--- design.v ---
module SumModule(input [31:0] num1, num2, output signed [31:0] result);
    assign result = num1 + num2;
endmodule
module Mux2to1(input sel, input [31:0] a, b, output[31:0] out);
	assign out = (sel == 0) ? a : b;
endmodule
module Mux3to1(input [1:0] sel, input[31:0] a, b, c, output [31:0] out);
	assign out= (sel == 2'b00) ? a:
		    (sel == 2'b01) ? b:
		    (sel == 2'b10) ? c:
			{32{1'b0}};
endmodule
module Mux4to1(input [1:0] sel, input[31:0] a, b, c, d, output [31:0] out);
	assign out= (sel == 2'b00) ? a:
		    (sel == 2'b01) ? b:
		    (sel == 2'b10) ? c:
		    (sel == 2'b11) ? d:
			{32{1'b0}};
endmodule
module DFlipFlop(input clk, en, sclr, d, output reg q);
    always @(posedge clk) begin
        if (sclr)
            q <= 1'b0;
        else if (en)
            q <= d;
    end
endmodule
module Register #(parameter N = 32) (
    input clk, en, sclr,
    input [N-1:0] d,
    output reg [N-1:0] q
);
    always @(posedge clk) begin
        if (sclr)
            q <= {N{1'b0}};
        else if (en)
            q <= d;
    end
endmodule
module RegisterFile(input clk, we, input [4:0] A1, A2, A3, input[31:0] WD3, output[31:0] RD1, RD2);
	reg[31:0] regFile [1:31];
	assign RD1 = (A1 == 5'd0) ? 32'b0 : (we && A3 == A1) ? WD3 : regFile[A1];
	assign RD2 = (A2 == 5'd0) ? 32'b0 : (we && A3 == A2) ? WD3 : regFile[A2];
	always@(posedge clk)begin 
		if(we == 1 && A3 != 5'b0)
			regFile[A3] <= WD3;
	end
endmodule
module ArithmeticLogicUnit (input signed [31:0] operandA, operandB, input [2:0] controlSignal, output reg [31:0] result, output zeroFlag);
    always @(operandA, operandB, controlSignal) begin
        case (controlSignal)
            3'b000:  result = operandA + operandB;
            3'b001:  result = operandA - operandB;
            3'b010:  result = operandA & operandB;
            3'b011:  result = operandA | operandB;
            3'b100:  result = operandA ^ operandB;
            3'b101:  result = operandA < operandB ? 1'b1 : 1'b0;
            3'b110:  result = $unsigned(operandA) < $unsigned(operandB) ? 1'b1 : 1'b0;
            default: result = {32{1'b0}};
        endcase
    end
    assign zeroFlag = ~|result;
endmodule
module ImmediateExtend(input [2:0] immSelect, input [31:7] instructionPart, output reg [31:0] extendedImmediate);
    always @(immSelect, instructionPart) begin 
        case(immSelect)
            3'b000: extendedImmediate = {{20{instructionPart[31]}}, instructionPart[31:20]};
            3'b001: extendedImmediate = {{20{instructionPart[31]}}, instructionPart[31:25], instructionPart[11:7]};
            3'b010: extendedImmediate = {{12{instructionPart[31]}}, instructionPart[31], instructionPart[19:12], instructionPart[20], instructionPart[30:21], 1'b0};
            3'b011: extendedImmediate = {{19{instructionPart[31]}}, instructionPart[31], instructionPart[7], instructionPart[30:25], instructionPart[11:8], 1'b0};
            3'b100: extendedImmediate = {instructionPart[31:12], {12{1'b0}}};
            default: extendedImmediate = {32{1'b0}};
        endcase
    end
endmodule
module ControlUnit(input [2:0] function3, input [6:0] function7, opcode, output reg memWrite, aluSrc, regWrite, jump, branch, jalr, output reg [1:0] resultSrc, output reg [2:0] aluControl, immSrc);
    wire [9:0] functionn;
    assign functionn = {function7, function3};
    always @(function3, function7, opcode) begin
        {memWrite, aluSrc, regWrite, jump, branch, jalr, resultSrc, aluControl, immSrc} = 14'b00000000000000;
        case (opcode)
            7'b0110011: begin
                regWrite = 1'b1;
                case (functionn)
                    10'b0000000000: aluControl = 3'b000;
                    10'b0100000000: aluControl = 3'b001;
                    10'b0000000111: aluControl = 3'b010;
                    10'b0000000110: aluControl = 3'b011;
                    10'b0000000010: aluControl = 3'b101;
                    10'b0000000011: aluControl = 3'b110;
                endcase
            end
            7'b0000011: {regWrite, resultSrc, aluSrc} = 4'b1011;
            7'b0010011: begin
                {aluSrc, regWrite} = 2'b11;
                case (function3)
                    3'b100: aluControl = 3'b100;
                    3'b110: aluControl = 3'b011;
                    3'b010: aluControl = 3'b101;
                    3'b011: aluControl = 3'b110;
                endcase
            end
            7'b1100111: {jalr, aluSrc, resultSrc, regWrite} = 5'b11101;
            7'b0100011: {immSrc, aluSrc, memWrite} = 5'b00111;
            7'b1101111: {resultSrc, immSrc, regWrite, jump} = 7'b1001011;
            7'b1100011: begin
                {branch, immSrc} = 4'b1011;
                case (function3)
                    3'b000: aluControl = 3'b001;
                    3'b001: aluControl = 3'b001;
                    3'b100: aluControl = 3'b101;
                    3'b101: aluControl = 3'b101;
                endcase
            end
            7'b0110111: {resultSrc, immSrc, regWrite} = 6'b111001;
        endcase
    end
endmodule
module ControlDecoder(input jalrFlag, jumpFlag, branchFlag, zeroFlag, aluResultFlag, input [2:0] funcCode, output [1:0] pcSource);
    assign pcSource = (jalrFlag) ? 2'b10 :
        ((jumpFlag) ||
        (branchFlag && funcCode == 3'b000 && zeroFlag) ||  
        (branchFlag && funcCode == 3'b001 && ~zeroFlag) ||  
        (branchFlag && funcCode == 3'b100 && aluResultFlag) ||  
        (branchFlag && funcCode == 3'b101 && ~aluResultFlag)) ? 2'b01 :  
        2'b00;
endmodule
module HazardUnit(
    input RegWriteM, RegWriteW,
    input [1:0] ResultSrcE, PCSrcE, ResultSrcM, ResultSrcW,
    input [4:0] Rs1D, Rs2D, Rs1E, Rs2E, RdE, RdM, RdW,
    output StallF, StallD, FlushD, FlushE,
    output [1:0] ForwardAE, ForwardBE
);
    wire loadStall;
    assign ForwardAE = ((Rs1E == RdM && RegWriteM) && Rs1E != 0) ? 2'b10 :
                      (((Rs1E == RdW && RegWriteW) && Rs1E != 0) || (Rs1E == RdW && ResultSrcW == 2'b11 && Rs1E != 0)) ? 2'b01 :
                      (Rs1E == RdM && ResultSrcM == 2'b11 && Rs1E != 0) ? 2'b11 :
                      2'b00;
    assign ForwardBE = ((Rs2E == RdM && RegWriteM) && Rs2E != 0) ? 2'b10 :
                      (((Rs2E == RdW && RegWriteW) && Rs2E != 0) || (Rs2E == RdW && ResultSrcW == 2'b11 && Rs2E != 0)) ? 2'b01 :
                      (Rs2E == RdM && ResultSrcM == 2'b11 && Rs2E != 0) ? 2'b11 :
                      2'b00;
    assign loadStall = ((Rs1D == RdE) || (Rs2D == RdE)) && ResultSrcE == 2'b01;
    assign StallF = loadStall;
    assign StallD = loadStall;
    assign FlushE = loadStall || (PCSrcE == 2'b01) || (PCSrcE == 2'b10);
    assign FlushD = (PCSrcE == 2'b01) || (PCSrcE == 2'b10);
endmodule
module IF_ID_Regs(
    input clk, sclr, en, 
    input [31:0] InstrF, PCF, PCPlus4F, 
    output [31:0] InstrD, PCD, PCPlus4D
);
    Register R1(clk, en, sclr, InstrF, InstrD);
    Register R2(clk, en, sclr, PCF, PCD);
    Register R3(clk, en, sclr, PCPlus4F, PCPlus4D);
endmodule
module ID_EX_Regs(
    input clk, sclr, RegWriteD, MemWriteD, ALUSrcD, JumpD, BranchD, JalrD, 
    input [1:0] ResultSrcD, 
    input [2:0] ALUControlD, func3D, 
    input [4:0] Rs1D, Rs2D, RdD, 
    input [31:0] PCD, ExtImmD, PCPlus4D, RD1D, RD2D, 
    output RegWriteE, MemWriteE, ALUSrcE, JumpE, BranchE, JalrE, 
    output [1:0] ResultSrcE, 
    output [2:0] ALUControlE, func3E, 
    output [4:0] Rs1E, Rs2E, RdE, 
    output [31:0] PCE, ExtImmE, PCPlus4E, RD1E, RD2E
);
    DFlipFlop D1(clk, 1'b1, sclr, RegWriteD, RegWriteE);
    DFlipFlop D2(clk, 1'b1, sclr, MemWriteD, MemWriteE);
    DFlipFlop D3(clk, 1'b1, sclr, JumpD, JumpE);
    DFlipFlop D4(clk, 1'b1, sclr, ALUSrcD, ALUSrcE);
    DFlipFlop D5(clk, 1'b1, sclr, BranchD, BranchE);
    DFlipFlop D6(clk, 1'b1, sclr, JalrD, JalrE);
    Register #(2) R4 (clk, 1'b1, sclr, ResultSrcD, ResultSrcE);
    Register #(3) R5 (clk, 1'b1, sclr, ALUControlD, ALUControlE);
    Register #(3) R6 (clk, 1'b1, sclr, func3D, func3E);
    Register #(5) R7 (clk, 1'b1, sclr, Rs1D, Rs1E);
    Register #(5) R8 (clk, 1'b1, sclr, Rs2D, Rs2E);
    Register #(5) R9 (clk, 1'b1, sclr, RdD, RdE);
    Register R10 (clk, 1'b1, sclr, PCD, PCE);
    Register R11(clk, 1'b1, sclr, ExtImmD, ExtImmE);
    Register R12(clk, 1'b1, sclr, PCPlus4D, PCPlus4E);
    Register R13(clk, 1'b1, sclr, RD1D, RD1E);
    Register R14(clk, 1'b1, sclr, RD2D, RD2E);
endmodule
module EX_Mem_Regs(
    input clk, rst, RegWriteE, MemWriteE, 
    input [1:0] ResultSrcE, 
    input [4:0] RdE, 
    input [31:0] ALUResultE, WriteDataE, ExtImmE, PCPlus4E, 
    output RegWriteM, MemWriteM, 
    output [1:0] ResultSrcM, 
    output [4:0] RdM, 
    output [31:0] ALUResultM, WriteDataM, ExtImmM, PCPlus4M
);
    DFlipFlop D7(clk, 1'b1, rst, RegWriteE, RegWriteM);
    DFlipFlop D8(clk, 1'b1, rst, MemWriteE, MemWriteM);
    Register #(2) R15 (clk, 1'b1, rst, ResultSrcE, ResultSrcM);
    Register #(5) R16 (clk, 1'b1, rst, RdE, RdM);
    Register R17 (clk, 1'b1, 1'b0, ALUResultE, ALUResultM);
    Register R18 (clk, 1'b1, 1'b0, WriteDataE, WriteDataM);
    Register R19 (clk, 1'b1, 1'b0, ExtImmE, ExtImmM);
    Register R20 (clk, 1'b1, 1'b0, PCPlus4E, PCPlus4M);
endmodule
module Mem_WB_Regs(
    input clk, rst, RegWriteM, 
    input [1:0] ResultSrcM, 
    input [4:0] RdM, 
    input [31:0] ALUResultM, ReadDataM, ExtImmM, PCPlus4M, 
    output RegWriteW, 
    output [1:0] ResultSrcW, 
    output [4:0] RdW, 
    output [31:0] ALUResultW, ReadDataW, ExtImmW, PCPlus4W
);
    DFlipFlop D9(clk, 1'b1, rst, RegWriteM, RegWriteW);
    Register #(2) R21 (clk, 1'b1, rst, ResultSrcM, ResultSrcW);
    Register #(5) R22 (clk, 1'b1, rst, RdM, RdW);
    Register R23 (clk, 1'b1, 1'b0, ALUResultM, ALUResultW);
    Register R24 (clk, 1'b1, 1'b0, ReadDataM, ReadDataW);
    Register R25 (clk, 1'b1, 1'b0, ExtImmM, ExtImmW);
    Register R26 (clk, 1'b1, 1'b0, PCPlus4M, PCPlus4W);
endmodule
module DataPath (
    input clk, rst, MemWriteD, ALUSrcD, RegWriteD, JumpD, BranchD, JalrD, StallF, StallD, FlushD, FlushE, 
    input [1:0] ResultSrcD, ForwardAE, ForwardBE, PCSrcE, 
    input [2:0] ALUControlD, ImmSrcD, 
    output BranchE, JumpE, JalrE, ZeroE, ALUResult0, RegWriteM, RegWriteW, 
    output [1:0] ResultSrcE,  
    output [2:0] func3D, func3E, 
    output [6:0] func7, op, 
    output [4:0] Rs1D, Rs2D, Rs1E, Rs2E, RdE, RdM, RdW, 
    output [1:0] ResultSrcM, ResultSrcW,
    output [31:0] imem_addr, input [31:0] imem_rdata,
    output [31:0] dmem_addr, output [31:0] dmem_wdata, output dmem_we, input [31:0] dmem_rdata
);
    wire [31:0] PCPlus4F, PCTargetE, ALUResultE, PCF_, PCF, InstrF, InstrD, ResultW, RD1D, RD2D, ExtImmD, SrcAE, ALUResultM, RD1E, RD2E,
        WriteDataE, ExtImmE, SrcBE, PCE, WriteDataM, ReadDataM, ALUResultW, ReadDataW, PCPlus4W, ExtImmW, PCD, PCPlus4D, PCPlus4E, ExtImmM, PCPlus4M;
    wire [4:0] RdD;
    wire [2:0] ALUControlE;
    wire [31:0] ResultM;
    wire MemWriteM, RegWriteE, MemWriteE, ALUSrcE;
    assign ALUResult0 = ALUResultE[0];
    assign Rs1D = InstrD[19:15];
    assign Rs2D = InstrD[24:20];
    assign RdD = InstrD[11:7];
    assign func3D = InstrD[14:12];
    assign func7 = InstrD[31:25];
    assign op = InstrD[6:0];
    Mux3to1 PCMux(PCSrcE, PCPlus4F, PCTargetE, ALUResultE, PCF_);
    Register PCReg(clk, ~StallF, rst, PCF_, PCF);
    assign imem_addr = PCF;
    assign InstrF = imem_rdata;
    SumModule PCAdd4(PCF, 4, PCPlus4F);
    IF_ID_Regs IF_ID_Reg(clk, FlushD | rst, ~StallD, InstrF, PCF, PCPlus4F, InstrD, PCD, PCPlus4D);
    RegisterFile RegFile(clk, RegWriteW, InstrD[19:15], InstrD[24:20], RdW, ResultW, RD1D, RD2D);
    ImmediateExtend Extend(ImmSrcD, InstrD[31:7], ExtImmD);
    ID_EX_Regs ID_EX_Reg(clk, FlushE | rst, RegWriteD, MemWriteD, ALUSrcD, JumpD, BranchD, JalrD, ResultSrcD, ALUControlD, 
        func3D, Rs1D, Rs2D, RdD, PCD, ExtImmD, PCPlus4D, RD1D, RD2D, RegWriteE, MemWriteE, ALUSrcE, JumpE, BranchE, JalrE, 
        ResultSrcE, ALUControlE, func3E, Rs1E, Rs2E, RdE, PCE, ExtImmE, PCPlus4E, RD1E, RD2E);
    Mux4to1 ForwardAMux(ForwardAE, RD1E, ResultW, ResultM, ExtImmE, SrcAE);
    Mux4to1 ForwardBMux(ForwardBE, RD2E, ResultW, ResultM, ExtImmE, WriteDataE);
    Mux2to1 ALUSrcBMux(ALUSrcE, WriteDataE, ExtImmE, SrcBE);
    SumModule PCImmAdd(PCE, ExtImmE, PCTargetE);
    ArithmeticLogicUnit ALU(SrcAE, SrcBE, ALUControlE, ALUResultE, ZeroE);
    EX_Mem_Regs EX_Mem_Reg(clk, rst, RegWriteE, MemWriteE, ResultSrcE, RdE, ALUResultE, WriteDataE, ExtImmE, 
        PCPlus4E, RegWriteM, MemWriteM, ResultSrcM, RdM, ALUResultM, WriteDataM, ExtImmM, PCPlus4M);
    assign dmem_addr = ALUResultM;
    assign dmem_wdata = WriteDataM;
    assign dmem_we = MemWriteM;
    assign ReadDataM = dmem_rdata;
    assign ResultM = ResultSrcM[1] ? (ResultSrcM[0] ? ExtImmM : PCPlus4M) : ALUResultM;
    Mem_WB_Regs Mem_WB_Reg(clk, rst, RegWriteM, ResultSrcM, RdM, ALUResultM, ReadDataM, ExtImmM, PCPlus4M, 
        RegWriteW, ResultSrcW, RdW, ALUResultW, ReadDataW, ExtImmW, PCPlus4W);
    Mux4to1 ResultSrcMux(ResultSrcW, ALUResultW, ReadDataW, PCPlus4W, ExtImmW, ResultW);
endmodule
module TopLevelPipe(input clk, rst,
	output [31:0] imem_addr, input [31:0] imem_rdata,
	output [31:0] dmem_addr, output [31:0] dmem_wdata, output dmem_we, input [31:0] dmem_rdata);
	wire MemWriteD, ALUSrcD, RegWriteD, JumpD, BranchD, JalrD, RegWriteM, RegWriteW, JalrE, JumpE, BranchE, ZeroE, ALUResult0, StallF, StallD, FlushD, FlushE;
	wire[1:0] ResultSrcD, ResultSrcE, PCSrcE, ForwardAE, ForwardBE, ResultSrcM, ResultSrcW;
	wire[2:0] func3D, func3E, ALUControlD, ImmSrcD;
	wire[4:0] Rs1D, Rs2D, Rs1E, Rs2E, RdE, RdM, RdW;
	wire[6:0] func7, op;
	ControlUnit	CTRL(func3D, func7, op, MemWriteD, ALUSrcD, RegWriteD, JumpD, BranchD, JalrD, ResultSrcD, ALUControlD, ImmSrcD);
	HazardUnit	HU(RegWriteM, RegWriteW, ResultSrcE, PCSrcE, ResultSrcM, ResultSrcW, Rs1D, Rs2D, Rs1E, Rs2E, RdE, RdM, RdW, StallF, StallD, FlushD, FlushE, ForwardAE, ForwardBE);
	ControlDecoder		DC(JalrE, JumpE, BranchE, ZeroE, ALUResult0, func3E, PCSrcE);
	DataPath	DP(clk, rst, MemWriteD, ALUSrcD, RegWriteD, JumpD, BranchD, JalrD, StallF, StallD, FlushD, FlushE, 
		ResultSrcD, ForwardAE, ForwardBE, PCSrcE, ALUControlD, ImmSrcD, BranchE, JumpE, JalrE, ZeroE, ALUResult0, RegWriteM, RegWriteW, 
		ResultSrcE, func3D, func3E, func7, op, Rs1D, Rs2D, Rs1E, Rs2E, RdE, RdM, RdW, ResultSrcM, ResultSrcW,
		imem_addr, imem_rdata, dmem_addr, dmem_wdata, dmem_we, dmem_rdata);
endmodule
--- run.sh ---
#!/bin/bash
# the make line also repeats each setting of config.mk as NAME=value (left out here)
make -C /OpenROAD-flow-scripts/flow DESIGN_CONFIG=/design/flow/config.mk WORK_HOME=/design/flow/orfs CLKGATE_MAP_FILE= finish
--- config.mk ---
export PLATFORM = sky130hd
export DESIGN_NAME = TopLevelPipe
export DESIGN_NICKNAME = TopLevelPipe
export VERILOG_FILES = /design/flow/design.v
export SDC_FILE = /design/flow/constraint.sdc
export NUM_CORES = 4
export LEC_CHECK = 0
export CAP_MARGIN = 20
export CORE_MARGIN = 2
export CORE_UTILIZATION = 68
export CTS_CLUSTER_SIZE = 25
export SLEW_MARGIN = 20
--- constraint.sdc ---
create_clock -name core_clock -period 6.46 [get_ports {clk}]
set_input_delay 1.2920 -clock core_clock [delete_from_list [all_inputs] [get_ports {clk}]]
set_output_delay 1.2920 -clock core_clock [all_outputs]
set_load 0.01 [all_outputs]
==> impl_metrics.py, run 1 <==
# Generated from Yosys and OpenROAD reports
metrics = {
    "global_route": {
        "grt_usage_pct": 49.8,
        "first_global_vias": 55500,
        "grt_first_pass_wirelength_um": 396000,
        "pin_count_of_the_biggest_net_entering_global_routing": 152,
        "grt_antenna_before_repair": 9,
        "gr-total-overflow": 0,
    },
    "pwr": {
        "p_seq_share_pct": 45.9,
        "power_report.internal_total_mw": 18.1,
        "sequentialPower_mw": 11.6,
        "vdd_ir_drop_max_uv": 399,
        "power_frac_comb_pct": 16.4,
        "top_power_group": "sequential cells",
        "sw_frac_of_total_pct": 28.1,
        "power_leakage_nw": 31.6,
        "power_clock_mw": 9.50,
        "net_switching_mw": 7.09,
        "power-per-cell-area_nw_per_um2": 285,
        "power.clock.fraction_pct": 37.7,
        "combinational_cell_power_mw": 4.14,
    },
    "place": {
        "final_replace_weighted_congestion": 1.08,
        "dp_hpwl_um": 167000,
        "dp_slack_ps": -438,
        "dp_area_sq_um": 81300,
        "placement.io_buffers": 162,
    },
    "worst_setup_path": {
        "crit_path_start_kind": "register",
        "end_kind": "register",
        "rr_startpoint": "DP.ID_EX_Reg.R8.q[1]",
        "timing.critical_path.mode_cell": "sky130_fd_sc_hd__buf_4",
        "cp.depth": 32,
        "cp_num_buf_inv": 11,
        "r2r_slack_ps": -40,
        "crit_path_kind": "register to register",
        "timing.critical_path.fanout_max": 16,
        "reg2regPathDepth": 32,
        "crit_path_start": "DP.ID_EX_Reg.R8.q[1]",
        "worst_path_largest_cell_delay_ps": 540,
        "critPathArrivalTime_ps": 7190,
        "cp_data_required_time_ps": 7150,
        "critPathSlowestCell": "sky130_fd_sc_hd__or4_4",
        "critical_path.reg2reg.endpoint": "DP.ID_EX_Reg.R13.q[30]",
        "endpoint": "DP.ID_EX_Reg.R13.q[30]",
        "cpLargestDelayFamily": "AND-OR/OR-AND gates",
    },
    "synth": {
        "post_synth_instance_area_sq_um": 74500,
        "syn_area_per_cell_sq_um": 14.0,
        "fa_ha_area_share_pct": 2.52,
        "yosys-dominant-comb-family": "multiplexers",
        "synth-compound-area-share_pct": 8.90,
        "net_count_entering_floorplan": 5528,
        "edf_count": 992,
        "yosys.area_share.xor_xnor_pct": 1.28,
        "ys_seq_elements": 1582,
        "synth_cell_types": 107,
        "synth_dominant_cell_count": "sky130_fd_sc_hd__edfxtp_1",
        "top_cell_area_share_pct": 40.0,
        "ys.flop_type": "sky130_fd_sc_hd__edfxtp_1",
        "simple_gate_area_share_pct": 7.52,
        "async_flop_share_pct": 0,
        "yosys_area_sq_um": 74500,
        "ys_top_cells_by_count": "sky130_fd_sc_hd__edfxtp_1, sky130_fd_sc_hd__mux4_2, sky130_fd_sc_hd__dfxtp_1",
        "synth_area_leader_cell": "sky130_fd_sc_hd__edfxtp_1",
        "yosysSeqAreaShare_pct": 55.9,
        "synthMuxAreaShare_pct": 21.3,
        "synth.top_cells.by_area": "sky130_fd_sc_hd__edfxtp_1, sky130_fd_sc_hd__mux4_2, sky130_fd_sc_hd__dfxtp_1, sky130_fd_sc_hd__mux2i_1, sky130_fd_sc_hd__a21oi_1",
        "yosysWarnings": 9,
        "synthCells": 5314,
        "yosys_cells": 5314,
    },
    "cts": {
        "clk_latency_ps": 830,
        "cts-buffers-inserted": 154,
        "worst_setup_hold_path_clk_slew_ps": 60,
        "cts_max_path_buffers": 3,
        "hold_buffers": 0,
        "htree_num_levels": 4,
        "clk_root_buffer_cell": "sky130_fd_sc_hd__clkbuf_16",
        "cts.sink_count": 1582,
        "cts_tree": "done",
    },
    "final_timing": {
        "finalHoldViolations": 0,
        "setup_slack_ps": -41.0,
        "worst-slew-pin-transition_ps": 1080,
        "slew_headroom_pct": 27.4,
        "timing_max_transition_violations_final": 0,
        "setup_viol": 9,
        "post-route-period-util_pct": 101,
        "timing.final.crit_period_ps": 6500,
        "rsz0062_at_grt": "true",
        "fin_skew_ps": 55.8,
        "fmax_mhz": 154,
    },
    "flow_run": {
        "openroad.warnings": 121,
        "cap_violations": 0,
    },
    "worst_hold_path": {
        "hold_class": "register to register",
        "hold_start": "DP.ID_EX_Reg.R12.q[14]",
        "number_of_cells_on_the_worst_hold_path": 0,
        "hold_end": "DP.EX_Mem_Reg.R20.q[14]",
    },
    "floorplanning": {
        "die_y_um": 335,
        "fp-utilization_pct": 68.5,
        "die_w_um": 335,
        "overall_die_area_sq_um": 112000,
        "design.portCount": 163,
        "coreArea_sq_um": 109000,
        "num_rows": 121,
    },
    "detailed_routing": {
        "vias": 56300,
        "met3WireLength_um": 43000,
        "postRouteAntennaNets": 0,
        "route.detailed.vias_per_inst": 7.57,
        "wirelength_met1_um": 87500,
        "maxUsedRoutingLayer": "met5",
        "wl_per_cell_um": 37.6,
        "drc": 0,
        "wl_met2_um": 121000,
        "detail_route.iter0.violations": 9811,
        "drt_pass1_iterations": 8,
        "drt_wl_total_um": 280000,
    },
    "cells_and_area": {
        "final_net_count": 6107,
        "final_cell_area_sq_um": 88500,
        "flow.area_growth_from_synthesis_pct": 18.9,
    },
    "outcome": {
        "failed_checks": "negative setup slack",
        "run_status": "complete, but fails checks",
    },
}
per-layer routing:
| metal | up-vias | GRT usage, % |
|---|---|---|
| li1 | 21800 | - |
| met1 | 27100 | 60.6 |
| met4 | 14 | 39.6 |
| met3 | 1556 | 17.6 |
| met5 | - | 0 |
| met2 | 5809 | 72.6 |
area by class of cell:
type,instances,area [sq um]
Multi-Input combinational cell,3245,32500
Antenna cell,6,15.0
Sequential cell,1582,41700
Clock buffer,203,4250
Tap cell,1414,1770
Timing Repair Buffer,796,6980
Clock inverter,84,910
Inverter,114,428
Fill cell,5552,20200
timing repair:
item	in CTS	in global routing
gates cloned	3	1
setup buffers	20	39
pin swaps	32	59
setup endpoints to repair	316	314
resized	152	155
through the flow:
step	utilization, %	total power [mW]	std cells	hold slack, ps	setup TNS (ps)
2_1_floorplan	-	13.6	5314	310	0
3_3_place_gp	74.8	15.3	7092	313	-85000
3_5_place_dp	74.8	15.3	7092	312	-70150
4_1_cts	80.5	24.8	7400	325	-50.0
5_1_grt	81.4	25.5	7439	332	-17510
6_report	81.4	25.2	7444	323	-195
==> run 2: changes to the inputs <==
- clock period: 6.46 -> 6.52 ns (I/O delays scaled with it)
==> run 2 against run 1 <==
Effect of this change:
- first-iteration DRC count grew 8.2%
- via count grew 3.1%
- still fails the layout checks on negative setup slack
- sequential share of layout area shrank 0.30 points
- global-route usage grew 2.1 points
- clock skew shrank 4.4 ps
- fmax shrank 1.2%
- routed wire length grew 5.0%
- final area grew 0.65%
- sequential power is essentially flat
- synthesized cell count is the same
- area after synthesis is the same
- final cell count grew 0.40%
==> impl_metrics.py, run 2 <==
# Generated from Yosys and OpenROAD reports
metrics = {
    "outcome": {
        "run_status": "complete, but fails checks",
        "failed_checks": "negative setup slack",
    },
    "synth": {
        "ys_top_cells_by_count": "sky130_fd_sc_hd__edfxtp_1, sky130_fd_sc_hd__mux4_2, sky130_fd_sc_hd__dfxtp_1",
        "ys.flop_type": "sky130_fd_sc_hd__edfxtp_1",
        "synth_dominant_cell_count": "sky130_fd_sc_hd__edfxtp_1",
        "yosys-dominant-comb-family": "multiplexers",
        "synth.top_cells.by_area": "sky130_fd_sc_hd__edfxtp_1, sky130_fd_sc_hd__mux4_2, sky130_fd_sc_hd__dfxtp_1, sky130_fd_sc_hd__mux2i_1, sky130_fd_sc_hd__a21oi_1",
        "edf_count": 992,
        "top_cell_area_share_pct": 40.0,
        "yosysSeqAreaShare_pct": 55.9,
        "synthMuxAreaShare_pct": 21.3,
        "yosysWarnings": 9,
        "syn_area_per_cell_sq_um": 14.0,
        "yosys.area_share.xor_xnor_pct": 1.28,
        "yosys_cells": 5314,
        "async_flop_share_pct": 0,
        "ys_seq_elements": 1582,
        "simple_gate_area_share_pct": 7.52,
        "synth_area_leader_cell": "sky130_fd_sc_hd__edfxtp_1",
        "yosys_area_sq_um": 74500,
        "synth-compound-area-share_pct": 8.90,
        "net_count_entering_floorplan": 5528,
        "synth_cell_types": 107,
        "synthCells": 5314,
        "post_synth_instance_area_sq_um": 74500,
        "fa_ha_area_share_pct": 2.52,
    },
    "worst_setup_path": {
        "crit_path_start_kind": "register",
        "crit_path_start": "DP.ID_EX_Reg.R8.q[4]",
        "end_kind": "register",
        "timing.critical_path.mode_cell": "sky130_fd_sc_hd__buf_4",
        "cp.depth": 30,
        "critPathSlowestCell": "sky130_fd_sc_hd__or4_4",
        "crit_path_kind": "register to register",
        "r2r_slack_ps": -60,
        "critPathArrivalTime_ps": 7270,
        "rr_startpoint": "DP.ID_EX_Reg.R8.q[4]",
        "cp_data_required_time_ps": 7220,
        "reg2regPathDepth": 30,
        "cp_num_buf_inv": 8,
        "worst_path_largest_cell_delay_ps": 550,
        "endpoint": "DP.ID_EX_Reg.R13.q[11]",
        "timing.critical_path.fanout_max": 7,
        "critical_path.reg2reg.endpoint": "DP.ID_EX_Reg.R13.q[11]",
        "cpLargestDelayFamily": "AND-OR/OR-AND gates",
    },
    "global_route": {
        "grt_usage_pct": 52.0,
        "pin_count_of_the_biggest_net_entering_global_routing": 98,
        "first_global_vias": 57600,
        "grt_antenna_before_repair": 13,
        "gr-total-overflow": 0,
        "grt_first_pass_wirelength_um": 412000,
    },
    "cts": {
        "cts_tree": "done",
        "cts_max_path_buffers": 3,
        "cts.sink_count": 1582,
        "htree_num_levels": 4,
        "cts-buffers-inserted": 156,
        "clk_root_buffer_cell": "sky130_fd_sc_hd__clkbuf_16",
        "clk_latency_ps": 830,
        "worst_setup_hold_path_clk_slew_ps": 60,
        "hold_buffers": 0,
    },
    "flow_run": {
        "cap_violations": 0,
        "openroad.warnings": 113,
    },
    "pwr": {
        "net_switching_mw": 7.22,
        "sequentialPower_mw": 11.5,
        "power_clock_mw": 9.70,
        "top_power_group": "sequential cells",
        "p_seq_share_pct": 45.1,
        "power_report.internal_total_mw": 18.2,
        "vdd_ir_drop_max_uv": 392,
        "power.clock.fraction_pct": 38.2,
        "combinational_cell_power_mw": 4.24,
        "power-per-cell-area_nw_per_um2": 285,
        "power_leakage_nw": 31.8,
        "p_total_mw": 25.4,
        "sw_frac_of_total_pct": 28.4,
        "power_frac_comb_pct": 16.7,
    },
    "place": {
        "final_replace_weighted_congestion": 1.05,
        "dp_hpwl_um": 167000,
        "placement.io_buffers": 162,
    },
    "floorplanning": {
        "die_y_um": 335,
        "coreArea_sq_um": 109000,
        "overall_die_area_sq_um": 112000,
        "die_w_um": 335,
        "design.portCount": 163,
        "fp-utilization_pct": 68.5,
        "num_rows": 121,
    },
    "final_timing": {
        "setup_slack_ps": -56.7,
        "post-route-period-util_pct": 101,
        "rsz0062_at_grt": "true",
        "timing.final.crit_period_ps": 6580,
        "fmax_mhz": 152,
        "timing_max_transition_violations_final": 0,
        "finalHoldWorstSlack_ps": 326,
        "worst-slew-pin-transition_ps": 1150,
        "setup_viol": 5,
        "slew_headroom_pct": 23.2,
        "fin_skew_ps": 51.4,
        "finalHoldViolations": 0,
    },
    "worst_hold_path": {
        "hold_start": "DP.ID_EX_Reg.R12.q[19]",
        "hold_class": "register to register",
        "number_of_cells_on_the_worst_hold_path": 0,
        "hold_end": "DP.EX_Mem_Reg.R20.q[19]",
    },
    "cells_and_area": {
        "final_net_count": 6139,
        "flow.area_growth_from_synthesis_pct": 19.6,
    },
    "detailed_routing": {
        "drc": 0,
        "drt_wl_total_um": 294000,
        "route.detailed.vias_per_inst": 7.77,
        "postRouteAntennaNets": 0,
        "drt_pass1_iterations": 7,
        "vias": 58100,
        "detail_route.iter0.violations": 10600,
        "wl_per_cell_um": 39.3,
    },
}
## run 2: routing by layer
metal | track usage, % | part of all wire [%] | wire [um] | up-vias
li1 | - | - | - | 21900
met1 | 61.4 | 30 | 87300 | 27700
met2 | 76.3 | 43 | 127000 | 6437
met3 | 20.4 | 16 | 47900 | 1981
met4 | 40.7 | 11 | 31500 | 18
met5 | 0.651 | 0.074 | 218 | -
## run 2: timing repair
action,CTS,global route
gates resized,109,236
setup endpoints to repair,317,317
pin swaps,22,91
cloned,3,3
buffers inserted,19,44
## run 2: layout make-up
| type | instances | area [sq um] |
|---|---|---|
| Clock inverter | 81 | 921 |
| Timing Repair Buffer | 826 | 7170 |
| Clock buffer | 199 | 4300 |
| Tap cell | 1414 | 1770 |
| Antenna cell | 13 | 32.5 |
| Fill cell | 5443 | 19600 |
| Inverter | 114 | 430 |
| Multi-Input combinational cell | 3245 | 32800 |
| Sequential cell | 1582 | 41700 |
## run 2: metrics by stage
step                      setup WS (ps)  cell area, sq um  setup TNS, ps  instances  util (%)
after global routing               -175             89100          -9420       7466      81.9
after global placement             -500             81400         -92010       7119      74.9
final                             -56.7             89100          -90.2       7474      82.0
after detailed placement           -553             81400        -105380       7119      74.9
after CTS                         -4.27             87500          -7.43       7421      80.5
after floorplan                     104             74500              0       5314         -
==> run 3: changes to the inputs <==
- CELL_PAD_IN_SITES_DETAIL_PLACEMENT: not set -> 2
- CELL_PAD_IN_SITES_GLOBAL_PLACEMENT: not set -> 2
- CORE_ASPECT_RATIO: not set -> 0.71
- CORE_UTILIZATION: 68 -> 69
- CTS_CLUSTER_SIZE: 25 -> not set
- GPL_TIMING_DRIVEN: not set -> 0
- MAX_ROUTING_LAYER: not set -> met5
- MIN_ROUTING_LAYER: not set -> met2
- clock period: 6.52 -> 7.19 ns (I/O delays scaled with it)
==> run 3 against run 2 <==
Effect of this change:
- the run now fails in 3_1_place_gp_skip_io
- area after synthesis stayed put
- die area shrank 1.4%
- synthesized cell count is the same
==> impl_metrics.py, run 3 <==
# Metrics from the implementation run
metrics = {
    "synth": {
        "yosysWarnings": 9,
        "ys_seq_elements": 1582,
        "top_cell_area_share_pct": 40.0,
        "net_count_entering_floorplan": 5528,
        "synthCells": 5314,
        "synth-compound-area-share_pct": 8.90,
        "yosysSeqAreaShare_pct": 55.9,
        "fa_ha_area_share_pct": 2.52,
        "ys.flop_type": "sky130_fd_sc_hd__edfxtp_1",
        "yosys_cells": 5314,
        "syn_area_per_cell_sq_um": 14.0,
        "synth.top_cells.by_area": "sky130_fd_sc_hd__edfxtp_1, sky130_fd_sc_hd__mux4_2, sky130_fd_sc_hd__dfxtp_1, sky130_fd_sc_hd__mux2i_1, sky130_fd_sc_hd__a21oi_1",
        "post_synth_instance_area_sq_um": 74500,
        "synth_cell_types": 107,
        "yosys_area_sq_um": 74500,
        "synth_area_leader_cell": "sky130_fd_sc_hd__edfxtp_1",
        "async_flop_share_pct": 0,
        "synthMuxAreaShare_pct": 21.3,
        "ys_top_cells_by_count": "sky130_fd_sc_hd__edfxtp_1, sky130_fd_sc_hd__mux4_2, sky130_fd_sc_hd__dfxtp_1",
        "edf_count": 992,
        "simple_gate_area_share_pct": 7.52,
        "yosys-dominant-comb-family": "multiplexers",
        "synth_dominant_cell_count": "sky130_fd_sc_hd__edfxtp_1",
        "yosys.area_share.xor_xnor_pct": 1.28,
    },
    "floorplanning": {
        "die_y_um": 281,
        "fp-utilization_pct": 69.7,
        "coreArea_sq_um": 107000,
        "num_rows": 101,
        "overall_die_area_sq_um": 111000,
        "die_w_um": 394,
    },
    "outcome": {
        "outcome.stop_stage": "3_1_place_gp_skip_io",
        "run_status": "stopped before the end",
        "error_that_ended_the_run": "[ERROR GPL-0301] Utilization 105.379 % exceeds 100%.",
    },
}
==> run 4: changes to the inputs <==
- CELL_PAD_IN_SITES_DETAIL_PLACEMENT: 2 -> not set
- CORE_ASPECT_RATIO: 0.71 -> 1.05
- CORE_UTILIZATION: 69 -> 70
- CTS_CLUSTER_SIZE: not set -> 12
- GPL_TIMING_DRIVEN: 0 -> not set
- MAX_ROUTING_LAYER: met5 -> not set
- MIN_ROUTING_LAYER: met2 -> not set
- PLACE_DENSITY: not set -> 0.74
- clock period: 7.19 -> 9.01 ns (I/O delays scaled with it)
==> run 4 against run 3 <==
Effect of this change:
- the flow again stops in 3_1_place_gp_skip_io
- synthesized cell count unchanged
- area after synthesis unchanged
- die area down 1.4%
==> impl_metrics.py, run 4 <==
# Metrics from the implementation run
metrics = {
    "synth": {
        "ys.flop_type": "sky130_fd_sc_hd__edfxtp_1",
        "top_cell_area_share_pct": 40.0,
        "ys_seq_elements": 1582,
        "yosys.area_share.xor_xnor_pct": 1.28,
        "synthMuxAreaShare_pct": 21.3,
        "synth_area_leader_cell": "sky130_fd_sc_hd__edfxtp_1",
        "post_synth_instance_area_sq_um": 74500,
        "fa_ha_area_share_pct": 2.52,
        "synthCells": 5314,
        "edf_count": 992,
        "synth.top_cells.by_area": "sky130_fd_sc_hd__edfxtp_1, sky130_fd_sc_hd__mux4_2, sky130_fd_sc_hd__dfxtp_1, sky130_fd_sc_hd__mux2i_1, sky130_fd_sc_hd__a21oi_1",
        "yosys-dominant-comb-family": "multiplexers",
        "synth_dominant_cell_count": "sky130_fd_sc_hd__edfxtp_1",
        "syn_area_per_cell_sq_um": 14.0,
        "yosys_area_sq_um": 74500,
        "synth_cell_types": 107,
        "yosysWarnings": 9,
        "async_flop_share_pct": 0,
        "yosysSeqAreaShare_pct": 55.9,
        "net_count_entering_floorplan": 5528,
        "ys_top_cells_by_count": "sky130_fd_sc_hd__edfxtp_1, sky130_fd_sc_hd__mux4_2, sky130_fd_sc_hd__dfxtp_1",
        "yosys_cells": 5314,
        "simple_gate_area_share_pct": 7.52,
        "synth-compound-area-share_pct": 8.90,
    },
    "floorplanning": {
        "overall_die_area_sq_um": 109000,
        "num_rows": 122,
        "coreArea_sq_um": 105000,
        "die_y_um": 338,
        "fp-utilization_pct": 70.6,
        "die_w_um": 322,
    },
    "outcome": {
        "run_status": "stopped before the end",
        "outcome.stop_stage": "3_1_place_gp_skip_io",
        "error_that_ended_the_run": "[ERROR GPL-0301] Utilization 106.813 % exceeds 100%.",
    },
}
==> run 5: changes to the inputs <==
- CELL_PAD_IN_SITES_GLOBAL_PLACEMENT: 2 -> not set
- CORE_ASPECT_RATIO: 1.05 -> not set
- CORE_UTILIZATION: 70 -> 72
- CTS_CLUSTER_SIZE: 12 -> 32
- PLACE_DENSITY: 0.74 -> 0.71
- clock period: 9.01 -> 4.43 ns (I/O delays scaled with it)
==> run 5 against run 4 <==
Effect of this change:
- the flow stops in 5_1_grt
- area after synthesis did not move
- die area shrank 2.7%
- synthesized cell count unchanged
==> impl_metrics.py, run 5 <==
# Metrics from the implementation run
metrics = {
    "synth": {
        "synth-compound-area-share_pct": 8.90,
        "top_cell_area_share_pct": 40.0,
        "ys_top_cells_by_count": "sky130_fd_sc_hd__edfxtp_1, sky130_fd_sc_hd__mux4_2, sky130_fd_sc_hd__dfxtp_1",
        "syn_area_per_cell_sq_um": 14.0,
        "yosysWarnings": 9,
        "net_count_entering_floorplan": 5528,
        "synth_dominant_cell_count": "sky130_fd_sc_hd__edfxtp_1",
        "async_flop_share_pct": 0,
        "fa_ha_area_share_pct": 2.52,
        "synthMuxAreaShare_pct": 21.3,
        "yosysSeqAreaShare_pct": 55.9,
        "ys_seq_elements": 1582,
        "synth_cell_types": 107,
        "yosys.area_share.xor_xnor_pct": 1.28,
        "yosys_cells": 5314,
        "post_synth_instance_area_sq_um": 74500,
        "ys.flop_type": "sky130_fd_sc_hd__edfxtp_1",
        "edf_count": 992,
        "synthCells": 5314,
        "synth_area_leader_cell": "sky130_fd_sc_hd__edfxtp_1",
        "simple_gate_area_share_pct": 7.52,
        "synth.top_cells.by_area": "sky130_fd_sc_hd__edfxtp_1, sky130_fd_sc_hd__mux4_2, sky130_fd_sc_hd__dfxtp_1, sky130_fd_sc_hd__mux2i_1, sky130_fd_sc_hd__a21oi_1",
        "yosys_area_sq_um": 74500,
        "yosys-dominant-comb-family": "multiplexers",
    },
    "place": {
        "placement.io_buffers": 162,
        "place_inst": 7290,
        "dp_slack_ps": -2460,
        "dp_hpwl_um": 192000,
        "final_replace_weighted_congestion": 1.07,
        "dp_area_sq_um": 84100,
    },
    "global_route": {
        "gr-total-overflow": 38,
        "grt_usage_pct": 83.3,
    },
    "floorplanning": {
        "fp-utilization_pct": 72.9,
        "num_rows": 117,
        "coreArea_sq_um": 102000,
        "overall_die_area_sq_um": 106000,
        "die_w_um": 326,
        "design.portCount": 163,
        "die_y_um": 326,
    },
    "outcome": {
        "run_status": "stopped before the end",
        "error_that_ended_the_run": "[ERROR GRT-0116] Global routing finished with congestion. Check the congestion regions in the DRC Viewer.",
        "outcome.stop_stage": "5_1_grt",
    },
    "cts": {
        "clk_root_buffer_cell": "sky130_fd_sc_hd__clkbuf_16",
        "hold_buffers": 0,
        "cts-buffers-inserted": 153,
        "cts_max_path_buffers": 3,
        "htree_num_levels": 4,
        "cts.sink_count": 1582,
    },
}
==> run 5: timing repair <==
action,CTS
pin swaps,49
endpoints found under the setup margin,347
gates cloned,11
buffers inserted,50
gates resized,255
==> run 5: metal layers <==
| layer | global-route usage [%] | overflow |
|---|---|---|
| met2 | 93.4 | 21 |
| met5 | 52.6 | 1 |
| met3 | 75.9 | 1 |
| met1 | 83.5 | 2 |
| met4 | 79.9 | 13 |
==> run 6: changes to the inputs <==
- CORE_UTILIZATION: 72 -> 70
- CTS_CLUSTER_SIZE: 32 -> 25
- PLACE_DENSITY: 0.71 -> not set
- SETUP_SLACK_MARGIN: not set -> -0.36
- clock period: 4.43 -> 5.68 ns (I/O delays scaled with it)
==> run 6 against run 5 <==
Effect of this change:
- the run again fails in 5_1_grt
- area after synthesis is the same
- synthesized cell count is the same
- die area rose by 2.8%
==> impl_metrics.py, run 6 <==
# Metrics from the implementation run
metrics = {
    "cts": {
        "htree_num_levels": 4,
        "cts-buffers-inserted": 152,
        "cts.sink_count": 1582,
        "hold_buffers": 0,
        "clk_root_buffer_cell": "sky130_fd_sc_hd__clkbuf_16",
        "cts_max_path_buffers": 3,
    },
    "synth": {
        "yosys_area_sq_um": 74500,
        "fa_ha_area_share_pct": 2.52,
        "synth_area_leader_cell": "sky130_fd_sc_hd__edfxtp_1",
        "yosys_cells": 5314,
        "synthMuxAreaShare_pct": 21.3,
        "syn_area_per_cell_sq_um": 14.0,
        "yosysSeqAreaShare_pct": 55.9,
        "yosys.area_share.xor_xnor_pct": 1.28,
        "ys.flop_type": "sky130_fd_sc_hd__edfxtp_1",
        "async_flop_share_pct": 0,
        "synth-compound-area-share_pct": 8.90,
        "synthCells": 5314,
        "yosysWarnings": 9,
        "synth.top_cells.by_area": "sky130_fd_sc_hd__edfxtp_1, sky130_fd_sc_hd__mux4_2, sky130_fd_sc_hd__dfxtp_1, sky130_fd_sc_hd__mux2i_1, sky130_fd_sc_hd__a21oi_1",
        "top_cell_area_share_pct": 40.0,
        "simple_gate_area_share_pct": 7.52,
        "yosys-dominant-comb-family": "multiplexers",
        "ys_seq_elements": 1582,
        "ys_top_cells_by_count": "sky130_fd_sc_hd__edfxtp_1, sky130_fd_sc_hd__mux4_2, sky130_fd_sc_hd__dfxtp_1",
        "synth_dominant_cell_count": "sky130_fd_sc_hd__edfxtp_1",
        "post_synth_instance_area_sq_um": 74500,
        "synth_cell_types": 107,
        "edf_count": 992,
        "net_count_entering_floorplan": 5528,
    },
    "floorplanning": {
        "die_w_um": 330,
        "fp-utilization_pct": 70.6,
        "coreArea_sq_um": 105000,
        "design.portCount": 163,
        "overall_die_area_sq_um": 109000,
        "die_y_um": 330,
        "num_rows": 119,
    },
    "place": {
        "placement.io_buffers": 162,
        "dp_hpwl_um": 181000,
        "final_replace_weighted_congestion": 1.06,
    },
    "global_route": {
        "gr-total-overflow": 77,
        "grt_usage_pct": 80.9,
    },
    "outcome": {
        "outcome.stop_stage": "5_1_grt",
        "error_that_ended_the_run": "[ERROR GRT-0232] Routing congestion too high. Check the congestion heatmap in the GUI.",
        "run_status": "stopped before the end",
    },
}
==> run 6: layer usage <==
layer / GRT overflow / GRT usage [%]
met1: 2 / 81.6
met2: 36 / 92.2
met3: 1 / 70.6
met4: 38 / 80.1
met5: 0 / 44.1
==> run 6: metrics by stage <==
step | worst slack (ps) | area, sq um | std cells
after CTS | -758 | 89500 | 7566
after floorplan | -340 | 74500 | 5314
after global placement | -1280 | 82700 | 7254
after detailed placement | -1550 | 82700 | 7255
==> run 6: repair_timing <==
item / in CTS
setup endpoints to repair: 318
pin swaps: 58
resized: 274
cloned: 5
setup buffers: 41
==> run 7: changes to the inputs <==
- CORE_UTILIZATION: 70 -> 40
- CTS_CLUSTER_SIZE: 25 -> not set
- SETUP_SLACK_MARGIN: -0.36 -> not set
- clock period: 5.68 -> 10.0 ns (I/O delays scaled with it)
==> run 7 against run 6 <==
Effect of this change:
- the run now finishes clean
- synthesized cell count unchanged
- area after synthesis is the same
- die area grew 74%
==> impl_metrics.py, run 7 <==
# Generated from Yosys and OpenROAD reports
metrics = {
    "final_timing": {
        "slew_headroom_pct": 18.6,
        "setup_viol": 0,
        "tns_ps": 0,
        "fin_skew_ps": 43.9,
        "fmax_mhz": 110,
        "worst-slew-pin-transition_ps": 1190,
        "post-route-period-util_pct": 90.7,
        "rsz0062_at_grt": "false",
        "finalHoldViolations": 0,
        "timing.final.crit_period_ps": 9070,
        "timing_max_transition_violations_final": 0,
    },
    "worst_setup_path": {
        "rr_startpoint": "DP.ID_EX_Reg.R8.q[1]",
        "cp_num_buf_inv": 3,
        "end_kind": "register",
        "cp.depth": 27,
        "crit_path_kind": "register to register",
        "endpoint": "DP.ID_EX_Reg.R14.q[1]",
        "critPathSlowestCell": "sky130_fd_sc_hd__o41ai_1",
        "worst_path_largest_cell_delay_ps": 760,
        "critPathArrivalTime_ps": 9800,
        "reg2regPathDepth": 27,
        "cpLargestDelayFamily": "simple AND/OR/NAND/NOR gates",
        "crit_path_start": "DP.ID_EX_Reg.R8.q[1]",
        "r2r_slack_ps": 930,
        "critical_path.reg2reg.endpoint": "DP.ID_EX_Reg.R14.q[1]",
        "cp_data_required_time_ps": 10720,
        "crit_path_start_kind": "register",
        "timing.critical_path.mode_cell": "sky130_fd_sc_hd__buf_4",
        "timing.critical_path.fanout_max": 30,
    },
    "global_route": {
        "pin_count_of_the_biggest_net_entering_global_routing": 138,
        "grt_usage_pct": 26.1,
        "first_global_vias": 48600,
        "grt_first_pass_wirelength_um": 357000,
        "grt_antenna_before_repair": 14,
        "gr-total-overflow": 0,
    },
    "floorplanning": {
        "die_w_um": 435,
        "fp-utilization_pct": 40.2,
        "design.portCount": 163,
        "coreArea_sq_um": 185000,
        "num_rows": 158,
        "overall_die_area_sq_um": 190000,
        "die_y_um": 435,
    },
    "cells_and_area": {
        "flow.area_growth_from_synthesis_pct": 13.3,
        "fillers": 16300,
        "instances_no_fill": 7997,
        "final_net_count": 5592,
        "final_cell_area_sq_um": 84300,
    },
    "place": {
        "final_replace_weighted_congestion": 0.968,
        "dp_hpwl_um": 163000,
        "placement.io_buffers": 162,
        "dp_area_sq_um": 78900,
        "place_inst": 7689,
    },
    "cts": {
        "worst_setup_hold_path_clk_slew_ps": 60,
        "cts_max_path_buffers": 3,
        "cts_tree": "done",
        "clk_latency_ps": 850,
        "cts.repair.resized": 0,
        "cts-buffers-inserted": 167,
        "clk_root_buffer_cell": "sky130_fd_sc_hd__clkbuf_16",
        "hold_buffers": 0,
        "postCtsSetupRepairBufs": 0,
        "htree_num_levels": 4,
        "cts.sink_count": 1582,
    },
    "synth": {
        "ys_seq_elements": 1582,
        "yosys-dominant-comb-family": "multiplexers",
        "yosys_area_sq_um": 74500,
        "ys_top_cells_by_count": "sky130_fd_sc_hd__edfxtp_1, sky130_fd_sc_hd__mux4_2, sky130_fd_sc_hd__dfxtp_1",
        "net_count_entering_floorplan": 5528,
        "yosys.area_share.xor_xnor_pct": 1.28,
        "yosysWarnings": 9,
        "yosysSeqAreaShare_pct": 55.9,
        "syn_area_per_cell_sq_um": 14.0,
        "synthCells": 5314,
        "fa_ha_area_share_pct": 2.52,
        "synth_cell_types": 107,
        "synth_dominant_cell_count": "sky130_fd_sc_hd__edfxtp_1",
        "synth-compound-area-share_pct": 8.90,
        "simple_gate_area_share_pct": 7.52,
        "synthMuxAreaShare_pct": 21.3,
        "ys.flop_type": "sky130_fd_sc_hd__edfxtp_1",
        "async_flop_share_pct": 0,
        "synth_area_leader_cell": "sky130_fd_sc_hd__edfxtp_1",
        "post_synth_instance_area_sq_um": 74500,
        "edf_count": 992,
        "top_cell_area_share_pct": 40.0,
        "synth.top_cells.by_area": "sky130_fd_sc_hd__edfxtp_1, sky130_fd_sc_hd__mux4_2, sky130_fd_sc_hd__dfxtp_1, sky130_fd_sc_hd__mux2i_1, sky130_fd_sc_hd__a21oi_1",
        "yosys_cells": 5314,
    },
    "pwr": {
        "power.clock.fraction_pct": 39.2,
        "net_switching_mw": 4.26,
        "power_report.internal_total_mw": 11.5,
        "power_leakage_nw": 28.7,
        "power_frac_comb_pct": 13.0,
        "top_power_group": "sequential cells",
        "vdd_ir_drop_max_uv": 165,
        "combinational_cell_power_mw": 2.04,
        "p_total_mw": 15.7,
        "power_clock_mw": 6.15,
        "power-per-cell-area_nw_per_um2": 186,
        "p_seq_share_pct": 47.9,
        "sequentialPower_mw": 7.52,
        "sw_frac_of_total_pct": 27.1,
    },
    "detailed_routing": {
        "postRouteAntennaNets": 0,
        "drc": 0,
        "drt_wl_total_um": 252000,
        "wirelength_met1_um": 99000,
        "wl_met2_um": 118000,
        "met3WireLength_um": 21200,
        "wl_per_cell_um": 31.5,
        "maxUsedRoutingLayer": "met5",
        "drt_pass1_iterations": 8,
        "route.detailed.vias_per_inst": 6.14,
        "detail_route.iter0.violations": 5579,
        "vias": 49100,
    },
    "worst_hold_path": {
        "hold_class": "register to register",
        "hold_start": "DP.ID_EX_Reg.R12.q[30]",
        "number_of_cells_on_the_worst_hold_path": 0,
        "hold_end": "DP.EX_Mem_Reg.R20.q[30]",
    },
    "flow_run": {
        "cap_violations": 0,
        "openroad.warnings": 112,
    },
    "outcome": {
        "run_status": "complete, no violations",
    },
}
-- run 7: per-layer routing --
layer  up-vias  track usage (%)
li1      20800                -
met1     25500             34.3
met2      2332             41.7
met3       499             4.95
met4         8             12.5
met5         -                0
-- run 7: final cells by class --
cell class	instances	area [sq um]	share of cell area (%)
antenna	4	10.0	0.0119
inverter	114	428	0.507
sequential	1582	41600	49.4
tap	2480	3100	3.68
clock inverter	86	862	1.02
multi-input combinational	3245	31200	37.0
timing repair buffer	268	2520	2.98
clock buffer	218	4550	5.40
-- run 7: per-stage QoR --
step                      hold WS, ps  utilization (%)  setup WS (ps)
after floorplan                   310                -           3480
after global placement            318             42.6           1200
after detailed placement          313             42.6           1160
after CTS                         326             45.5           1070
after global routing              331             45.5            500
final                             326             45.5            925
==> run 8: changes to the inputs <==
- CORE_UTILIZATION: 40 -> 70
- CTS_CLUSTER_SIZE: not set -> 14
- SETUP_SLACK_MARGIN: not set -> -0.36
- SLEW_MARGIN: 20 -> 5
- clock period: 10.0 -> 5.65 ns (I/O delays scaled with it)
==> run 8 against run 7 <==
Effect of this change:
- the flow now stops in 5_1_grt
- die area is 43% lower
- area after synthesis stayed put
- synthesized cell count stayed put
==> impl_metrics.py, run 8 <==
# Metrics from the implementation run
metrics = {
    "outcome": {
        "run_status": "stopped before the end",
        "outcome.stop_stage": "5_1_grt",
    },
    "synth": {
        "ys_seq_elements": 1582,
        "top_cell_area_share_pct": 40.0,
        "simple_gate_area_share_pct": 7.52,
        "yosys.area_share.xor_xnor_pct": 1.28,
        "synth.top_cells.by_area": "sky130_fd_sc_hd__edfxtp_1, sky130_fd_sc_hd__mux4_2, sky130_fd_sc_hd__dfxtp_1, sky130_fd_sc_hd__mux2i_1, sky130_fd_sc_hd__a21oi_1",
        "yosys_cells": 5314,
        "net_count_entering_floorplan": 5528,
        "yosys-dominant-comb-family": "multiplexers",
        "async_flop_share_pct": 0,
        "edf_count": 992,
        "ys.flop_type": "sky130_fd_sc_hd__edfxtp_1",
        "synth_area_leader_cell": "sky130_fd_sc_hd__edfxtp_1",
        "fa_ha_area_share_pct": 2.52,
        "synthMuxAreaShare_pct": 21.3,
        "synthCells": 5314,
        "synth_cell_types": 107,
        "ys_top_cells_by_count": "sky130_fd_sc_hd__edfxtp_1, sky130_fd_sc_hd__mux4_2, sky130_fd_sc_hd__dfxtp_1",
        "yosysWarnings": 9,
        "syn_area_per_cell_sq_um": 14.0,
        "yosys_area_sq_um": 74500,
        "yosysSeqAreaShare_pct": 55.9,
        "post_synth_instance_area_sq_um": 74500,
        "synth-compound-area-share_pct": 8.90,
        "synth_dominant_cell_count": "sky130_fd_sc_hd__edfxtp_1",
    },
    "cts": {
        "clk_root_buffer_cell": "sky130_fd_sc_hd__clkbuf_16",
        "htree_num_levels": 4,
        "cts-buffers-inserted": 156,
        "cts_max_path_buffers": 3,
        "cts.sink_count": 1582,
    },
    "place": {
        "placement.io_buffers": 162,
        "dp_hpwl_um": 181000,
        "final_replace_weighted_congestion": 1.06,
        "dp_slack_ps": -1570,
    },
    "floorplanning": {
        "coreArea_sq_um": 105000,
        "fp-utilization_pct": 70.6,
        "overall_die_area_sq_um": 109000,
        "design.portCount": 163,
        "die_y_um": 330,
        "num_rows": 119,
        "die_w_um": 330,
    },
}
run 8: what timing repair did:
item | in CTS
setup endpoints to repair | 317
hold buffers | 0
setup buffers | 11
pin swaps | 12
cloned | 2
resized | 62
run 8: metrics by stage:
step,instances,utilization [%],cell area [sq um]
CTS,7531,83.7,88200
detailed placement,7240,78.4,82700
floorplan,5314,-,74500
global placement,7240,78.4,82700
==> run 9: changes to the inputs <==
- CTS_CLUSTER_SIZE: 14 -> not set
- SETUP_SLACK_MARGIN: -0.36 -> -0.38
- SLEW_MARGIN: 5 -> 20
- clock period: 5.65 -> 5.17 ns (I/O delays scaled with it)
==> run 9 against run 8 <==
Effect of this change:
- the run again fails in 5_1_grt
- area after synthesis is the same
- die area is the same
- synthesized cell count is the same
==> impl_metrics.py, run 9 <==
# Metrics from the implementation run
metrics = {
    "outcome": {
        "run_status": "stopped before the end",
        "outcome.stop_stage": "5_1_grt",
        "error_that_ended_the_run": "[ERROR GRT-0232] Routing congestion too high. Check the congestion heatmap in the GUI.",
    },
    "synth": {
        "syn_area_per_cell_sq_um": 14.0,
        "yosysWarnings": 9,
        "simple_gate_area_share_pct": 7.52,
        "yosys_area_sq_um": 74500,
        "synth_cell_types": 107,
        "synth_dominant_cell_count": "sky130_fd_sc_hd__edfxtp_1",
        "yosys_cells": 5314,
        "fa_ha_area_share_pct": 2.52,
        "post_synth_instance_area_sq_um": 74500,
        "synthCells": 5314,
        "top_cell_area_share_pct": 40.0,
        "ys.flop_type": "sky130_fd_sc_hd__edfxtp_1",
        "async_flop_share_pct": 0,
        "synth.top_cells.by_area": "sky130_fd_sc_hd__edfxtp_1, sky130_fd_sc_hd__mux4_2, sky130_fd_sc_hd__dfxtp_1, sky130_fd_sc_hd__mux2i_1, sky130_fd_sc_hd__a21oi_1",
        "yosys.area_share.xor_xnor_pct": 1.28,
        "edf_count": 992,
        "ys_top_cells_by_count": "sky130_fd_sc_hd__edfxtp_1, sky130_fd_sc_hd__mux4_2, sky130_fd_sc_hd__dfxtp_1",
        "yosysSeqAreaShare_pct": 55.9,
        "yosys-dominant-comb-family": "multiplexers",
        "synth_area_leader_cell": "sky130_fd_sc_hd__edfxtp_1",
        "synthMuxAreaShare_pct": 21.3,
        "ys_seq_elements": 1582,
        "net_count_entering_floorplan": 5528,
        "synth-compound-area-share_pct": 8.90,
    },
    "place": {
        "dp_slack_ps": -2210,
        "place_inst": 7248,
        "placement.io_buffers": 162,
        "dp_hpwl_um": 182000,
        "final_replace_weighted_congestion": 1.04,
    },
    "floorplanning": {
        "coreArea_sq_um": 105000,
        "fp-utilization_pct": 70.6,
        "overall_die_area_sq_um": 109000,
        "num_rows": 119,
        "die_w_um": 330,
        "die_y_um": 330,
        "design.portCount": 163,
    },
    "cts": {
        "hold_buffers": 0,
        "cts.sink_count": 1582,
        "cts-buffers-inserted": 155,
        "clk_root_buffer_cell": "sky130_fd_sc_hd__clkbuf_16",
        "cts_max_path_buffers": 3,
        "htree_num_levels": 4,
    },
    "global_route": {
        "gr-total-overflow": 1,
        "grt_usage_pct": 77.7,
    },
}
==> run 9: metal layers <==
layer	overflow	track usage, %
met5	0	38.7
met4	0	74.4
met3	0	66.0
met2	1	90.9
met1	0	78.7
==> run 9: metrics by stage <==
step	TNS (ps)	area (sq um)
floorplan	-112360	74900
global placement	-614530	83000
detailed placement	-618600	83000
CTS	-419520	90100
==> run 9: timing repair <==
action | in CTS
endpoints found under the setup margin | 334
resized | 224
setup buffers | 91
pin swaps | 62
gates cloned | 6
==> run 10: changes to the inputs <==
- CORE_UTILIZATION: 70 -> 40
- SETUP_SLACK_MARGIN: -0.38 -> 0.0
- clock period: 5.17 -> 9.32 ns (I/O delays scaled with it)
==> run 10 against run 9 <==
Effect of this change:
- the run now finishes clean
- synthesized cell count did not move
- die area rose by 74%
- area after synthesis did not move
==> impl_metrics.py, run 10 <==
# Generated from Yosys and OpenROAD reports
metrics = {
    "outcome": {
        "run_status": "complete, no violations",
    },
    "synth": {
        "simple_gate_area_share_pct": 7.52,
        "ys_seq_elements": 1582,
        "synthMuxAreaShare_pct": 21.3,
        "synth.top_cells.by_area": "sky130_fd_sc_hd__edfxtp_1, sky130_fd_sc_hd__mux4_2, sky130_fd_sc_hd__dfxtp_1, sky130_fd_sc_hd__mux2i_1, sky130_fd_sc_hd__a21oi_1",
        "edf_count": 992,
        "yosys-dominant-comb-family": "multiplexers",
        "yosys_area_sq_um": 74500,
        "yosys_cells": 5314,
        "synth-compound-area-share_pct": 8.90,
        "synthCells": 5314,
        "yosysSeqAreaShare_pct": 55.9,
        "async_flop_share_pct": 0,
        "yosysWarnings": 9,
        "post_synth_instance_area_sq_um": 74500,
        "ys_top_cells_by_count": "sky130_fd_sc_hd__edfxtp_1, sky130_fd_sc_hd__mux4_2, sky130_fd_sc_hd__dfxtp_1",
        "yosys.area_share.xor_xnor_pct": 1.28,
        "syn_area_per_cell_sq_um": 14.0,
        "synth_area_leader_cell": "sky130_fd_sc_hd__edfxtp_1",
        "ys.flop_type": "sky130_fd_sc_hd__edfxtp_1",
        "synth_cell_types": 107,
        "top_cell_area_share_pct": 40.0,
        "fa_ha_area_share_pct": 2.52,
        "net_count_entering_floorplan": 5528,
        "synth_dominant_cell_count": "sky130_fd_sc_hd__edfxtp_1",
    },
    "cells_and_area": {
        "final_net_count": 5608,
        "final_cell_area_sq_um": 84800,
        "instances_no_fill": 8021,
        "flow.area_growth_from_synthesis_pct": 13.9,
    },
    "pwr": {
        "sequentialPower_mw": 8.06,
        "power_report.internal_total_mw": 12.7,
        "top_power_group": "sequential cells",
        "combinational_cell_power_mw": 2.20,
        "power.clock.fraction_pct": 40.4,
        "power-per-cell-area_nw_per_um2": 203,
        "sw_frac_of_total_pct": 26.5,
        "power_frac_comb_pct": 12.8,
        "power_leakage_nw": 28.9,
        "vdd_ir_drop_max_uv": 184,
        "power_clock_mw": 6.95,
        "p_total_mw": 17.2,
        "p_seq_share_pct": 46.8,
        "net_switching_mw": 4.55,
    },
    "detailed_routing": {
        "vias": 49100,
        "route.detailed.vias_per_inst": 6.12,
        "drc": 0,
        "detail_route.iter0.violations": 5383,
        "wl_per_cell_um": 31.1,
        "drt_pass1_iterations": 6,
        "postRouteAntennaNets": 0,
        "drt_wl_total_um": 250000,
    },
    "worst_setup_path": {
        "critPathArrivalTime_ps": 9520,
        "endpoint": "DP.ID_EX_Reg.R5.q[6]",
        "end_kind": "register",
        "r2r_slack_ps": 540,
        "cp.depth": 25,
        "critical_path.reg2reg.endpoint": "DP.ID_EX_Reg.R5.q[6]",
        "rr_startpoint": "DP.Mem_WB_Reg.R22.q[4]",
        "worst_path_largest_cell_delay_ps": 780,
        "reg2regPathDepth": 25,
        "timing.critical_path.fanout_max": 48,
        "cpLargestDelayFamily": "simple AND/OR/NAND/NOR gates",
        "cp_num_buf_inv": 3,
        "critPathSlowestCell": "sky130_fd_sc_hd__or4_2",
        "crit_path_start_kind": "register",
        "crit_path_kind": "register to register",
        "crit_path_start": "DP.Mem_WB_Reg.R22.q[4]",
        "cp_data_required_time_ps": 10060,
    },
    "cts": {
        "htree_num_levels": 4,
        "hold_buffers": 0,
        "postCtsSetupRepairBufs": 0,
        "clk_latency_ps": 850,
        "cts.repair.resized": 0,
        "clk_root_buffer_cell": "sky130_fd_sc_hd__clkbuf_16",
        "cts_max_path_buffers": 3,
        "worst_setup_hold_path_clk_slew_ps": 60,
        "cts_tree": "done",
        "cts.sink_count": 1582,
        "cts-buffers-inserted": 165,
    },
    "global_route": {
        "grt_antenna_before_repair": 8,
        "grt_first_pass_wirelength_um": 354000,
        "pin_count_of_the_biggest_net_entering_global_routing": 126,
        "gr-total-overflow": 0,
        "first_global_vias": 48200,
        "grt_usage_pct": 25.9,
    },
    "final_timing": {
        "finalHoldWorstSlack_ps": 306,
        "timing.final.crit_period_ps": 8780,
        "post-route-period-util_pct": 94.2,
        "tns_ps": 0,
        "slew_headroom_pct": 21.5,
        "rsz0062_at_grt": "false",
        "finalHoldViolations": 0,
        "setup_viol": 0,
        "worst-slew-pin-transition_ps": 1170,
        "fin_skew_ps": 39.1,
        "timing_max_transition_violations_final": 0,
        "fmax_mhz": 114,
    },
    "floorplanning": {
        "num_rows": 158,
        "die_w_um": 435,
        "fp-utilization_pct": 40.2,
        "coreArea_sq_um": 185000,
        "design.portCount": 163,
        "overall_die_area_sq_um": 190000,
        "die_y_um": 435,
    },
    "worst_hold_path": {
        "number_of_cells_on_the_worst_hold_path": 0,
        "hold_start": "DP.ID_EX_Reg.R12.q[2]",
        "hold_end": "DP.EX_Mem_Reg.R20.q[2]",
        "hold_class": "register to register",
    },
    "place": {
        "dp_hpwl_um": 159000,
        "dp_area_sq_um": 79100,
        "final_replace_weighted_congestion": 1.02,
        "placement.io_buffers": 162,
        "place_inst": 7706,
    },
    "flow_run": {
        "cap_violations": 0,
        "openroad.warnings": 116,
    },
}
==> run 10: layout make-up <==
cell class / instances / area, sq um
Fill cell: 16300 / 100000
Sequential cell: 1582 / 41600
Multi-Input combinational cell: 3245 / 31200
Clock buffer: 220 / 4560
Tap cell: 2480 / 3100
Timing Repair Buffer: 286 / 2700
Clock inverter: 88 / 1120
Inverter: 114 / 428
Antenna cell: 6 / 15.0
==> run 10: routing by layer <==
metal | track usage (%) | wire, um | up-vias
met5 | 0 | 28 | -
met2 | 41.3 | 117000 | 2365
met1 | 34.3 | 99200 | 25400
li1 | - | - | 20900
met4 | 12.7 | 13700 | 4
met3 | 4.36 | 19700 | 542
==> run 10: metrics by stage <==
step | utilization [%] | setup WS, ps
finish | 45.8 | 539
floorplan | - | 2800
global route | 45.8 | 137
CTS | 45.8 | 750
detailed placement | 42.7 | 798
global placement | 42.7 | 769
Power figures rest on the tool's default switching activity, not on a simulated workload.
